==> flow/design.v <==
`timescale 1ns / 1ps
module mat_mul #
	(
        parameter integer DIM_LOG = 2,     
        parameter integer DIM = 2**DIM_LOG,
        parameter integer SIZE = DIM*DIM,
        parameter integer SIZE_LOG = 2*DIM_LOG,
        parameter integer DATA_WIDTH = 32
    )
    (
		input wire  s00_axi_aclk,
		input wire  s00_axi_aresetn,
		output wire  s00_axis_tready,
		input wire [DATA_WIDTH-1 : 0] s00_axis_tdata,
		input wire  s00_axis_tlast,
        input wire  s00_axis_tvalid,
		output wire  m00_axis_tvalid,
        output wire [DATA_WIDTH-1 : 0] m00_axis_tdata,
        output wire [(DATA_WIDTH/8)-1 : 0] m00_axis_tstrb,
        output wire  m00_axis_tlast,
        input wire  m00_axis_tready,
        input wire sel,
        input wire start
    );
	reg busy;               
	reg item_done;          
	reg matrix_done;        
	reg start_transfer;     
	reg transfer;           
	reg last_transfer;      
	reg mac_enable;         
    reg [DATA_WIDTH-1 : 0] mem_A [0 : SIZE-1];  
    reg [DATA_WIDTH-1 : 0] mem_B [0 : SIZE-1];  
    reg [DATA_WIDTH-1 : 0] mem_R [0 : SIZE-1];  
    reg [DATA_WIDTH-1 : 0] mat_A;    
    reg [DATA_WIDTH-1 : 0] mat_B;    
    reg [DATA_WIDTH-1 : 0] mat_R;    
    reg [SIZE_LOG-1 : 0] addr_stream_in;     
    reg [SIZE_LOG-1 : 0] addr_stream_out;    
    wire [SIZE_LOG-1 : 0] addr_A;    
    wire [SIZE_LOG-1 : 0] addr_B;    
    reg [SIZE_LOG-1 : 0] addr_R;     
    reg [DIM_LOG-1 : 0] row_cnt;     
    reg [DIM_LOG-1 : 0] col_cnt;     
    reg [DIM_LOG-1 : 0] tmp_cnt;     
    wire [DATA_WIDTH-1 : 0] mad;     
    reg [DATA_WIDTH-1 : 0] mac;      
    assign s00_axis_tready = !busy && !transfer && !start_transfer;  
    always @ (posedge s00_axi_aclk) begin
        if (!s00_axi_aresetn || s00_axis_tlast)
            addr_stream_in <= 0;
        else if (s00_axis_tready && s00_axis_tvalid)  
            addr_stream_in <= addr_stream_in + 1 ;  
    end
    always @ (posedge s00_axi_aclk) begin 
        if (!busy && !transfer && !start_transfer && s00_axis_tready && s00_axis_tvalid && !sel)  
            mem_A [addr_stream_in] <= s00_axis_tdata;
        if (busy)  
            mat_A <= mem_A [addr_A];
    end
    always @ (posedge s00_axi_aclk) begin
        if (!busy && !transfer && !start_transfer && s00_axis_tready && s00_axis_tvalid && sel)  
            mem_B [addr_stream_in] <= s00_axis_tdata;
        if (busy)  
            mat_B <= mem_B [addr_B];
    end
    assign m00_axis_tstrb = 4'hf;    
    assign m00_axis_tdata = mat_R;        
    assign m00_axis_tlast = last_transfer;        
    assign m00_axis_tvalid = transfer;       
    wire load_R = start_transfer || (transfer && m00_axis_tready && !last_transfer);
    always @ (posedge s00_axi_aclk) begin
        if (!s00_axi_aresetn || busy )  
            addr_stream_out <= 0;
        else if (load_R)  
            addr_stream_out <= addr_stream_out + 1 ;  
    end
    always @ (posedge s00_axi_aclk) begin
        if (!s00_axi_aresetn)
            start_transfer <= 0;
        else
            start_transfer <= matrix_done ;  
    end
    always @ (posedge s00_axi_aclk) begin
        if (!s00_axi_aresetn || (last_transfer && m00_axis_tready) )  
            transfer <= 0;
        else if (start_transfer)  
            transfer <= 1;
    end
    always @ (posedge s00_axi_aclk) begin
        if (!s00_axi_aresetn)
            last_transfer <= 0;
        else if (load_R)
            last_transfer <= (addr_stream_out == SIZE - 1) ;
        else if (transfer && m00_axis_tready)
            last_transfer <= 0;  
    end
    always @ (posedge s00_axi_aclk) begin
        if (item_done)  
            mem_R [addr_R] <= mad;  
        if (load_R)  
            mat_R <= mem_R [addr_stream_out];
    end
    always @ (posedge s00_axi_aclk) begin
        if (!s00_axi_aresetn || matrix_done )  
            busy <= 0;
        else if (start)  
            busy <= 1'b1;
    end
    always @ (posedge s00_axi_aclk) begin
        if (!s00_axi_aresetn)
            item_done <= 0;
        else
            item_done <= (tmp_cnt == DIM - 1) ;  
    end
    always @ (posedge s00_axi_aclk) begin
        if (!s00_axi_aresetn)
            matrix_done <= 0;
        else
            matrix_done <= (col_cnt == DIM-1) && (row_cnt == DIM-1) && (tmp_cnt == DIM-1) ;  
    end
    always @ (posedge s00_axi_aclk) begin
        if (!s00_axi_aresetn || (tmp_cnt == DIM ) || start )  
            tmp_cnt <= 0;
        else if (busy)  
            tmp_cnt <= tmp_cnt + 1;
    end
    always @ (posedge s00_axi_aclk) begin
        if (!s00_axi_aresetn || col_cnt==DIM && tmp_cnt==DIM || start )  
            col_cnt <= 0;
        else if (tmp_cnt==DIM -1 && col_cnt<DIM)  
            col_cnt <= col_cnt + 1;
    end
    always @ (posedge s00_axi_aclk) begin
        if (!s00_axi_aresetn || row_cnt==DIM && col_cnt==DIM && tmp_cnt==DIM || start )  
            row_cnt <= 0;
        else if (tmp_cnt==DIM -1 && col_cnt==DIM-1 && row_cnt<DIM)  
            row_cnt <= row_cnt + 1;
    end
    assign addr_A = row_cnt * DIM + tmp_cnt ;  
    assign addr_B = tmp_cnt * DIM + col_cnt ;  
    always @ (posedge s00_axi_aclk) begin
        if (!s00_axi_aresetn || start)
            addr_R <= 0;
        else if (item_done)  
            addr_R <= addr_R + 1;  
    end
    assign mad = mat_A * mat_B + mac;
    always @ (posedge s00_axi_aclk) begin
       if (!s00_axi_aresetn || item_done || start )  
           mac <= 0;
       else if (mac_enable)
           mac <= mad ;  
    end
    always @ (posedge s00_axi_aclk) begin
       if (!s00_axi_aresetn)
           mac_enable <= 0;
       else
           mac_enable <= busy ;  
    end
endmodule
export LEC_CHECK = 0
export CAP_MARGIN = 20
export CORE_MARGIN = 2
export CORE_UTILIZATION = 72
export CTS_CLUSTER_SIZE = 25
export PLACE_DENSITY_LB_ADDON = 0.02
export SETUP_SLACK_MARGIN = 2.77
export SLEW_MARGIN = 20
create_clock -name core_clock -period 9.58 [get_ports {s00_axi_aclk}]
run.sh (not shown) runs the stock make flow with config.mk's settings and CLKGATE_MAP_FILE=.
The baseline passed the timing, DRC and antenna checks.
Edit:
- ABC_AREA: not set -> 1
- CORE_UTILIZATION: 72 -> 70
- CTS_CLUSTER_SIZE: 25 -> 90
- PLACE_DENSITY_LB_ADDON: 0.02 -> not set
- SETUP_SLACK_MARGIN: 2.77 -> not set
- clock period: 9.58 -> 4.8 ns (I/O delays scaled with it)
After rerunning:
- This time the run completed, yet does not pass: setup timing
- die size rose by 8.0%
- synthesized area rose by 5.1%
- setup slack degrades by 4300 ps
- final cell count grows by 40%
- routed wire length shrinks by 8.9%
Edit:
- ABC_AREA: 1 -> 0
- CORE_UTILIZATION: 70 -> 72
- CTS_CLUSTER_SIZE: 90 -> 53
- GPL_ROUTABILITY_DRIVEN: not set -> 1
- HOLD_SLACK_MARGIN: not set -> 0.29
- PLACE_DENSITY_LB_ADDON: not set -> 0.03
- SETUP_SLACK_MARGIN: not set -> 1.38
- SLEW_MARGIN: 20 -> 0
- TNS_END_PERCENT: not set -> 5
- The new run produced a layout that fails on setup timing
- global-route usage goes up by 7.7 points
- via count goes down by 14%
- synthesized cell count goes down by 36%
- worst setup slack got worse by 380 ps
- routed wire length goes up by 17%
- final area goes down by 3.2%
- maximum frequency goes down by 5.2%
- non-clock buffer count goes down by 52
- count of clock-buffer cells in the layout goes down by 24
Edit:
- CORE_UTILIZATION: 72 -> 70
- CTS_CLUSTER_SIZE: 53 -> 21
- HOLD_SLACK_MARGIN: 0.29 -> 0.05
- SETUP_SLACK_MARGIN: 1.38 -> 0.07
- SLEW_MARGIN: 0 -> 20
- TNS_END_PERCENT: 5 -> not set
- clock period: 4.8 -> 6.58 ns (I/O delays scaled with it)
After rerunning: The changed run completed and failed the layout checks on setup timing. Hold slack gets worse by 44 ps. Non-clock buffer count decreases by 13. Die size is higher by about 2.8%. Global-route usage went down by 3.4 points.


Starts from the design.v that is shown in full above.
make LEC_CHECK=0 CAP_MARGIN=20 CORE_MARGIN=2 CORE_UTILIZATION=71 CTS_CLUSTER_DIAMETER=381 CTS_CLUSTER_SIZE=25 PLACE_DENSITY=0.95 SETUP_SLACK_MARGIN=1.23 SLEW_MARGIN=20 TNS_END_PERCENT=5 finish   # period 9.0 ns
The starting point aborted during global routing with ODB-0269.
Edit:
==> flow/config.mk (replaced) <==
export PLATFORM = sky130hd
export DESIGN_NAME = mat_mul
export DESIGN_NICKNAME = mat_mul
export VERILOG_FILES = /design/flow/design.v
export SDC_FILE = /design/flow/constraint.sdc
export NUM_CORES = 4
export LEC_CHECK = 0
export CAP_MARGIN = 20
export CORE_MARGIN = 2
export CORE_UTILIZATION = 65
export PLACE_DENSITY = 0.6
export SLEW_MARGIN = 20
==> flow/constraint.sdc (replaced) <==
create_clock -name core_clock -period 7.48 [get_ports {s00_axi_aclk}]
set_input_delay 1.4960 -clock core_clock [delete_from_list [all_inputs] [get_ports {s00_axi_aclk}]]
set_output_delay 1.4960 -clock core_clock [all_outputs]
set_load 0.01 [all_outputs]
The new run ran to the end with no violations.
Die area is higher by 9.1%.
Synthesized cell count is unchanged.
Synthesized area stays the same.
Edit:
--- a/flow/config.mk
+++ b/flow/config.mk
@@ -8,5 +8,6 @@
 export CAP_MARGIN = 20
 export CORE_MARGIN = 2
-export CORE_UTILIZATION = 65
+export CORE_UTILIZATION = 70
+export CTS_CLUSTER_DIAMETER = 223
 export PLACE_DENSITY = 0.6
 export SLEW_MARGIN = 20
==> flow/constraint.sdc (replaced) <==
create_clock -name core_clock -period 6.97 [get_ports {s00_axi_aclk}]
set_input_delay 1.3940 -clock core_clock [delete_from_list [all_inputs] [get_ports {s00_axi_aclk}]]
set_output_delay 1.3940 -clock core_clock [all_outputs]
set_load 0.01 [all_outputs]
Effect:
- This time the run completed and failed the layout checks on setup timing
- setup slack got worse by 0.43 ns
- maximum frequency is higher slightly
- global-route usage is higher by 7.9 points
Edit:
--- a/flow/config.mk
+++ b/flow/config.mk
@@ -8,6 +8,6 @@
 export CAP_MARGIN = 20
 export CORE_MARGIN = 2
-export CORE_UTILIZATION = 70
-export CTS_CLUSTER_DIAMETER = 223
+export CORE_UTILIZATION = 67
+export CTS_CLUSTER_SIZE = 25
 export PLACE_DENSITY = 0.6
 export SLEW_MARGIN = 20
==> flow/constraint.sdc (replaced) <==
create_clock -name core_clock -period 9.58 [get_ports {s00_axi_aclk}]
set_input_delay 1.9160 -clock core_clock [delete_from_list [all_inputs] [get_ports {s00_axi_aclk}]]
set_output_delay 1.9160 -clock core_clock [all_outputs]
set_load 0.01 [all_outputs]
Now the flow completed without violations.
Design area decreases by a few percent.
Cell count decreases by a few percent.
Wire length decreases by about a fifth.
Edit:
--- a/flow/config.mk
+++ b/flow/config.mk
@@ -8,6 +8,5 @@
 export CAP_MARGIN = 20
 export CORE_MARGIN = 2
-export CORE_UTILIZATION = 67
-export CTS_CLUSTER_SIZE = 25
+export CORE_UTILIZATION = 69
 export PLACE_DENSITY = 0.6
 export SLEW_MARGIN = 20
==> flow/constraint.sdc (replaced) <==
create_clock -name core_clock -period 5.38 [get_ports {s00_axi_aclk}]
set_input_delay 1.0760 -clock core_clock [delete_from_list [all_inputs] [get_ports {s00_axi_aclk}]]
set_output_delay 1.0760 -clock core_clock [all_outputs]
set_load 0.01 [all_outputs]
With this change the flow finished but failed the layout checks on setup timing.
Via count rises by a little under a tenth.
Global-route usage rises by 5.0 points.
Worst setup slack gets worse by 3.0 ns.
Count of clock-buffer cells in the layout is higher by 4.
Utilization climbs by 4.9 points.
Register-to-register slack degrades by 3.0 ns.
Final area goes up by a few percent.
Flip-flop count does not change.
Final cell count increases by a few percent.


## lagoon
// mat_mul: RTL as listed in full above, without the edits since
clock: 6.58 ns
lec_check: 0
abc_area: 0
cap_margin: 20
core_margin: 2
core_utilization: 20
gpl_routability_driven: 1
hold_slack_margin: 0.05
place_density_lb_addon: 0.03
setup_slack_margin: 0.07
slew_margin: 20
Although it ran to completion, lagoon produced a layout that fails the final checks because of negative setup slack.
Changes in onyx relative to lagoon:
- an added CTS_CLUSTER_SIZE of 76
- a change of CORE_UTILIZATION from 20 to 72
- a change of SETUP_SLACK_MARGIN from 0.07 to 1.88
Findings:
onyx: all stages done; final checks FAILED (negative setup slack). Between onyx and lagoon, cell area is higher for lagoon, onyx comes in under that. Relative to lagoon, the pin count of the biggest net entering global routing measured on onyx has increased by more than half. Compared with lagoon, onyx shows a sequential share of layout area that is 4.1 points higher. Clock tree skew after final layout: onyx < lagoon.
Modified inputs, cedar compared to onyx
- CORE_ASPECT_RATIO now 1.57, previously not set
- CTS_CLUSTER_SIZE no longer set, was 76
- MAX_ROUTING_LAYER now met4, previously not set
- PLACE_DENSITY_LB_ADDON now 0.04, was 0.03
- CTS_CLUSTER_DIAMETER now 243, previously not set
- SETUP_SLACK_MARGIN now 0.59, was 1.88
- the clock period (ns, I/O delays scaled along) now 3.8, was 6.58
## What came out
Every stage of cedar finished as expected; the final checks, on the other hand, flagged negative setup slack, which means the layout fails.
Going from onyx to cedar, sequential share of layout area now smaller; count of buffers not belonging to the clock network in the layout +about 20%; worst slew margin relative to its limit higher; sum of negative setup slack saw a decrease.
Compared to onyx, cedar has clock-buffer cell count 10 lower.
Comparing the two runs side by side, cedar comes out behind onyx on total wirelength of the detailed-routed design.


== build 98 ==
RTL: the design.v shown in full above, as it stands there.
Settings: LEC_CHECK=0, ABC_AREA=1, CAP_MARGIN=20, CORE_MARGIN=2, CORE_UTILIZATION=72, CTS_CLUSTER_DIAMETER=66, CTS_CLUSTER_SIZE=10, PLACE_DENSITY=0.6, SLEW_MARGIN=20; clock period 4.81 ns.
In build 98 the implementation completed, yet the final layout does not meet the checks, the culprit being setup timing.
Input changes introduced in build 28 (baseline for comparison: build 98):
# build 98
export LEC_CHECK = 0
export ABC_AREA = 1
export CAP_MARGIN = 20
export CORE_MARGIN = 2
export CORE_UTILIZATION = 72
export CTS_CLUSTER_DIAMETER = 66
export CTS_CLUSTER_SIZE = 10
export PLACE_DENSITY = 0.6
export SLEW_MARGIN = 20
create_clock -name core_clock -period 4.81 [get_ports {s00_axi_aclk}]
# build 28
export LEC_CHECK = 0
export CAP_MARGIN = 20
export CORE_MARGIN = 2
export CORE_UTILIZATION = 40
export PLACE_DENSITY = 0.6
export SLEW_MARGIN = 20
create_clock -name core_clock -period 10.0 [get_ports {s00_axi_aclk}]
Findings:
The post-route worst setup slack reported for build 28 is greater than that of build 98 by 3.57 ns. The design area of build 28 falls short of that of build 98 by 7.1%. Looking at tightest hold margin across both flows, build 28 is the weaker of the two, with build 98 ahead. Status: sequential cell count parity (build 28, build 98). Of build 98 and build 28, the run reporting the lower initial cell density of the core was build 28. Lower count of cell instances traversed by the critical path among build 98 and build 28: build 28. Both conditions hold for build 28: the flow ran to the end and the final layout passed the timing, DRC and antenna checks. Routed wire length was higher in build 98 than in build 28. In build 28, the non-clock buffer share of cell area came out 3.6 points below the value in build 98.
Setup changes, build 28 to build 51
# build 28
export LEC_CHECK = 0
export CAP_MARGIN = 20
export CORE_MARGIN = 2
export CORE_UTILIZATION = 40
export PLACE_DENSITY = 0.6
export SLEW_MARGIN = 20
create_clock -name core_clock -period 10.0 [get_ports {s00_axi_aclk}]
# build 51
export LEC_CHECK = 0
export CAP_MARGIN = 20
export CORE_MARGIN = 2
export CORE_UTILIZATION = 18
export PLACE_DENSITY = 0.6
export SLEW_MARGIN = 20
create_clock -name core_clock -period 8.65 [get_ports {s00_axi_aclk}]
[summary]
Compared with build 28, build 51 degrades placed wire-length estimate after detailed placement.
Re hold slack: build 28 and build 51 aren't equal, and the lower value belongs to build 28.
| worst setup slack after layout | higher: build 28 |
Relative to build 28, the final cell area reported for build 51 is higher.
[inputs] build 97 vs build 51
# build 51
export LEC_CHECK = 0
export CAP_MARGIN = 20
export CORE_MARGIN = 2
export CORE_UTILIZATION = 18
export PLACE_DENSITY = 0.6
export SLEW_MARGIN = 20
create_clock -name core_clock -period 8.65 [get_ports {s00_axi_aclk}]
# build 97
export LEC_CHECK = 0
export CAP_MARGIN = 20
export CORE_MARGIN = 2
export CORE_UTILIZATION = 70
export CTS_CLUSTER_SIZE = 36
export PLACE_DENSITY = 0.6
export SLEW_MARGIN = 20
create_clock -name core_clock -period 6.92 [get_ports {s00_axi_aclk}]
Notes after the runs:
- Build 97: flow complete, layout not clean; failing: setup timing
- The worst setup path startpoint comes out mat_B[3] in one run and mat_B[2] in the other, namely in build 97 and build 51 respectively.
- | shortest period the worst path allows | build 97 vs build 51 | 0.74 ns lower |
- Maximum frequency went up by more than 10% going from build 51 to build 97.
- Combined buffer and inverter count along the critical path, build 51 and build 97: lower on build 51
- Of build 97 and build 51, it is build 97 that has the higher utilization after layout.
For build 63, these inputs were changed with respect to build 97:
# build 97
export LEC_CHECK = 0
export CAP_MARGIN = 20
export CORE_MARGIN = 2
export CORE_UTILIZATION = 70
export CTS_CLUSTER_SIZE = 36
export PLACE_DENSITY = 0.6
export SLEW_MARGIN = 20
create_clock -name core_clock -period 6.92 [get_ports {s00_axi_aclk}]
# build 63
export LEC_CHECK = 0
export CAP_MARGIN = 20
export CORE_MARGIN = 2
export CORE_UTILIZATION = 67
export CTS_CLUSTER_SIZE = 35
export HOLD_SLACK_MARGIN = 0.27
export PLACE_DENSITY = 0.6
export SLEW_MARGIN = 20
create_clock -name core_clock -period 7.48 [get_ports {s00_axi_aclk}]
Findings:
Build 63: no failed stages, no open violations at the end. Going from build 97 to build 63, wire length on met1 +about 1.1%. Build 63 reports its end point of the critical path as mem_R[15][30] while build 97 reports mem_R[9][25].
[inputs] build 74 vs build 63
# build 63
export LEC_CHECK = 0
export CAP_MARGIN = 20
export CORE_MARGIN = 2
export CORE_UTILIZATION = 67
export CTS_CLUSTER_SIZE = 35
export HOLD_SLACK_MARGIN = 0.27
export PLACE_DENSITY = 0.6
export SLEW_MARGIN = 20
create_clock -name core_clock -period 7.48 [get_ports {s00_axi_aclk}]
# build 74
export LEC_CHECK = 0
export ABC_AREA = 1
export CAP_MARGIN = 20
export CORE_MARGIN = 2
export CORE_UTILIZATION = 70
export CTS_CLUSTER_SIZE = 93
export PLACE_DENSITY = 0.6
export SLEW_MARGIN = 20
create_clock -name core_clock -period 6.05 [get_ports {s00_axi_aclk}]
### Flow results
Build 74: all stages done; final checks FAILED (setup timing). Utilization build 63 -> build 74: up. Minimum clock period: higher on build 63. The via count reported for build 74 is higher than the one for build 63. In the flow results for build 63 and build 74, the total negative slack for setup checks is larger on build 63. Build 74 ended up with a higher filler cell count in the final layout than build 63 did. The cell count in build 63 is 0.72 times that in build 74. Delta (build 74 minus build 63): aggregate routed wire length up 15 mm, critical path depth down about 3.6%. Of build 63 and build 74, the run reporting the higher total global-route track usage was build 74.
